==> 02-06: inputs <==
==> flow/design.v <==
module jt49_dcrm2 #(parameter sw=8) (
    input                clk,
    input                cen,
    input                rst,
    input         [sw-1:0]  din,
    output signed [sw-1:0]  dout
);
localparam dw=10;  
reg  signed [sw+dw:0] integ, exact, error;
reg  signed [sw:0] pre_dout;
reg signed [sw:0] q;
always @(*) begin
    exact = integ+error;
    q = exact[sw+dw:dw];
    pre_dout  = { 1'b0, din } - q;
end
assign dout = pre_dout[sw-1:0];
always @(posedge clk)
    if( rst ) begin
        integ <= {sw+dw+1{1'b0}};
        error <= {sw+dw+1{1'b0}};
    end else if( cen ) begin
        integ <= integ + pre_dout;  
        error <= exact-{q, {dw{1'b0}}};
    end
endmodule
module iir_1st_order
#(
	parameter COEFF_WIDTH = 18,
	parameter COEFF_SCALE = 15,
	parameter DATA_WIDTH  = 16,
	parameter COUNT_BITS  = 10
)
(
	input clk,
	input reset,
	input [COUNT_BITS - 1 : 0] div,
	input signed [COEFF_WIDTH - 1 : 0] A2, B1, B2,
   input signed [DATA_WIDTH - 1 :0] in,
   output [DATA_WIDTH - 1:0] out
);
	reg signed [DATA_WIDTH-1:0] x0,x1,y0;
	reg signed [DATA_WIDTH + COEFF_WIDTH - 1 : 0] out32;
	reg [COUNT_BITS - 1:0] count;
	assign out = y0;
	always @ (*) begin
		out32 <= (B1*x0 + B2*x1) - A2*y0;  
	end
	always @ (posedge clk) begin
		if(reset) begin
			count <= 0;
			x0 <= 0;
			x1 <= 0;
			y0 <= 0;
		end
		else begin
			count <= count + 1'd1;
			if (count == div - 1) begin
					count <= 0;
					y0 <= {out32[DATA_WIDTH + COEFF_WIDTH - 1] , out32[COEFF_SCALE + DATA_WIDTH - 2 : COEFF_SCALE]};
					x1 <= x0;
					x0 <= in;
			end
		end
	end
endmodule  
module iir_2nd_order
#(
	parameter COEFF_WIDTH = 18,
	parameter COEFF_SCALE = 14,
	parameter DATA_WIDTH  = 16,
	parameter COUNT_BITS  = 10
)
(
	input clk,
	input reset,
	input [COUNT_BITS - 1 : 0] div,
	input signed [COEFF_WIDTH - 1 : 0] A2, A3, B1, B2, B3,
   input signed [DATA_WIDTH - 1 : 0] in,
   output [DATA_WIDTH - 1 : 0] out
);
	reg signed [DATA_WIDTH-1 : 0] x0,x1,x2;
	reg signed [DATA_WIDTH-1 : 0] y0,y1;
	reg signed [(DATA_WIDTH + COEFF_WIDTH - 1) : 0] out32;
	reg [COUNT_BITS : 0] count;
	assign out = y0;
	always @ (*) begin
		out32 <= (B1*x0 + B2*x1 + B3*x2) - (A2*y0 + A3*y1);  
	end
	always @ (posedge clk) begin
		if(reset) begin
			count <=  0;
			x0 <= 0;
			x1 <= 0;
			x2 <= 0;
			y0 <= 0;
			y1 <= 0; 
		end
		else begin
			count <= count + 1'd1;
			if (count == div - 1) begin
					count <= 0;
					y1 <= y0;
					y0 <= {out32[DATA_WIDTH + COEFF_WIDTH - 1] , out32[(DATA_WIDTH + COEFF_SCALE - 2) : COEFF_SCALE]};
					x2 <= x1;
					x1 <= x0;
					x0 <= in;
			end
		end
	end
endmodule  
module arkanoid_lpf(
	input clk,
	input reset,
	input signed [15:0] in,
	output signed [15:0] out);
	wire [9:0] div = 10'd256;  
	wire signed [17:0] A2;
	wire signed [17:0] B2;
	wire signed [17:0] B1;
	wire signed [15:0] audio_post_lpf1;
	assign A2 = -18'd18211;
	assign B1 = 18'd7278;
	assign B2 = 18'd7278;
	iir_1st_order lpf6db(.clk(clk),
								.reset(reset),
								.div(div),
								.A2(A2),
								.B1(B1),
								.B2(B2),
								.in(in),
								.out(audio_post_lpf1)); 
	assign out = audio_post_lpf1;
endmodule
module arkanoid_audio
(
	input                clk_48m,
	input                reset,       
	input          [9:0] sound_raw,   
	input                pause,
	input                vol_boost,
	output signed [15:0] sound
);
reg [8:0] div;
always @(posedge clk_48m) begin
	if(!reset)
		div <= 9'd0;
	else
		div <= div + 9'd1;
end
wire dcrm_cen = !div;
wire signed [15:0] sound_dcrm;
jt49_dcrm2 #(16) dcrm
(
	.clk(clk_48m),
	.cen(dcrm_cen),
	.rst(~reset),
	.din({5'd0, sound_raw}),
	.dout(sound_dcrm)
);
wire signed [15:0] sound_filtered;
arkanoid_lpf lpf
(
	.clk(clk_48m),
	.reset(~reset),
	.in(sound_dcrm),
	.out(sound_filtered)
);
assign sound = pause ? 16'd0 : vol_boost ? (sound_filtered <<< 16'd5) : (sound_filtered <<< 16'd4);
endmodule
==> flow/run.sh <==
#!/bin/bash
# the make line also repeats each setting of config.mk as NAME=value (left out here)
make -C /OpenROAD-flow-scripts/flow DESIGN_CONFIG=/design/flow/config.mk WORK_HOME=/design/flow/orfs CLKGATE_MAP_FILE= finish
==> flow/config.mk <==
export PLATFORM = sky130hd
export DESIGN_NAME = arkanoid_audio
export DESIGN_NICKNAME = arkanoid_audio
export VERILOG_FILES = /design/flow/design.v
export SDC_FILE = /design/flow/constraint.sdc
export NUM_CORES = 4
export LEC_CHECK = 0
export ABC_AREA = 1
export CAP_MARGIN = 20
export CELL_PAD_IN_SITES_DETAIL_PLACEMENT = 1
export CELL_PAD_IN_SITES_GLOBAL_PLACEMENT = 3
export CORE_MARGIN = 8
export CORE_UTILIZATION = 54
export CTS_CLUSTER_SIZE = 90
export GPL_ROUTABILITY_DRIVEN = 0
export PLACE_DENSITY_LB_ADDON = 0.16
export SETUP_SLACK_MARGIN = -1.72
export SLEW_MARGIN = 35
export TNS_END_PERCENT = 5
==> flow/constraint.sdc <==
create_clock -name core_clock -period 20.0 [get_ports {clk_48m}]
set_input_delay 4.0000 -clock core_clock [delete_from_list [all_inputs] [get_ports {clk_48m}]]
set_output_delay 4.0000 -clock core_clock [all_outputs]
set_load 0.01 [all_outputs]
==> 01-26: changes against 02-06 <==
==> flow/config.mk (replaced) <==
export PLATFORM = sky130hd
export DESIGN_NAME = arkanoid_audio
export DESIGN_NICKNAME = arkanoid_audio
export VERILOG_FILES = /design/flow/design.v
export SDC_FILE = /design/flow/constraint.sdc
export NUM_CORES = 4
export LEC_CHECK = 0
export CAP_MARGIN = 5
export CORE_MARGIN = 2
export CORE_UTILIZATION = 70
export CTS_CLUSTER_DIAMETER = 26
export SETUP_SLACK_MARGIN = 3.41
export SLEW_MARGIN = 20
==> flow/constraint.sdc (replaced) <==
create_clock -name core_clock -period 13.5 [get_ports {clk_48m}]
set_input_delay 2.7000 -clock core_clock [delete_from_list [all_inputs] [get_ports {clk_48m}]]
set_output_delay 2.7000 -clock core_clock [all_outputs]
set_load 0.01 [all_outputs]
==> qor summary <==
Run status: 01-26 timing/DRC/antenna clean; 02-06 stopped before the end
Stage where the flow stopped: 01-26 -; 02-06 global placement without I/O
Simple-Gate Fraction of Synth Area: 01-26 10.13%; 02-06 12.89%
Placement row count: 01-26 65; 02-06 75
Synthesized netlist cell count: 01-26 2463; 02-06 2837
Synth Area per Inst: 01-26 9.006 sq um; 02-06 8.120 sq um
Proportion of netlist area held by the largest area contributor: 01-26 32.04%; 02-06 30.85%
Unique cell type count in the Yosys netlist: 01-26 86; 02-06 56
Y dimension of the die: 01-26 182.0 um; 02-06 222.5 um
Total core area: 01-26 31390 sq um; 02-06 42040 sq um
Synthesized chip area reported by yosys: 01-26 22180 sq um; 02-06 23040 sq um
Post-synthesis compound-gate area fraction: 01-26 11.33%; 02-06 10.26%
Die x size: 01-26 182.0 um; 02-06 222.5 um
Area fraction in xor and xnor cells: 01-26 6.357%; 02-06 5.513%
Post-synth mux share: 01-26 0.9025%; 02-06 0.04888%

---

==> inputs of job 7436 <==
// arkanoid_audio: RTL as listed in full above, without the edits since
make LEC_CHECK=0 CAP_MARGIN=20 CELL_PAD_IN_SITES_DETAIL_PLACEMENT=0 CELL_PAD_IN_SITES_GLOBAL_PLACEMENT=0 CORE_ASPECT_RATIO=0.89 CORE_MARGIN=2 CORE_UTILIZATION=71 CTS_CLUSTER_SIZE=77 GPL_ROUTABILITY_DRIVEN=1 HOLD_SLACK_MARGIN=0.12 MAX_ROUTING_LAYER=met4 MIN_ROUTING_LAYER=met1 PLACE_DENSITY_LB_ADDON=0.07 SLEW_MARGIN=40 finish   # period 6.35 ns
run.sh (not shown) runs the stock make flow with config.mk's settings and CLKGATE_MAP_FILE=.
==> job 1611: changes against job 7436 <==
Settings changed: CELL_PAD_IN_SITES_GLOBAL_PLACEMENT 0 to default, CORE_UTILIZATION 71 to 72, CTS_CLUSTER_DIAMETER from default to 27, CTS_CLUSTER_SIZE 77 to 43, GPL_ROUTABILITY_DRIVEN 1 to 0, HOLD_SLACK_MARGIN 0.12 to -0.08, PLACE_DENSITY from default to 0.38, PLACE_DENSITY_LB_ADDON 0.07 to default, SETUP_SLACK_MARGIN from default to -0.4.
==> flow/constraint.sdc (replaced) <==
create_clock -name core_clock -period 8.89 [get_ports {clk_48m}]
set_input_delay 1.7780 -clock core_clock [delete_from_list [all_inputs] [get_ports {clk_48m}]]
set_output_delay 1.7780 -clock core_clock [all_outputs]
set_load 0.01 [all_outputs]
==> comparison <==
- Against job 7436, the clock power of job 1611 is lower by about 30%.
- Sequential cell count is the same in job 7436 and job 1611.
- Worst setup slack: job 1611 is better than job 7436 (2600 ps).
- Job 7436 finished with setup timing left. Job 1611 ran to the end with violations: setup timing.
- Between job 1611 and job 7436, the lower sequential power is in job 1611 (gap about 28%, measured against job 7436).
- In job 1611 the fmax is larger than in job 7436, by about 0.23%.
- Count of clock-buffer cells in the layout is the same in job 1611 and job 7436.
- Non-clock buffer count: job 7436 is higher than job 1611 (235).
- Against job 1611, the via count of job 7436 is larger by about 8%.
- Of job 1611 and job 7436, job 7436 has the higher utilization (gap 5.6 points).
- Between job 7436 and job 1611, the lower critical path depth is in job 1611 (gap 3).
Power is estimated from default activity; no workload was simulated.
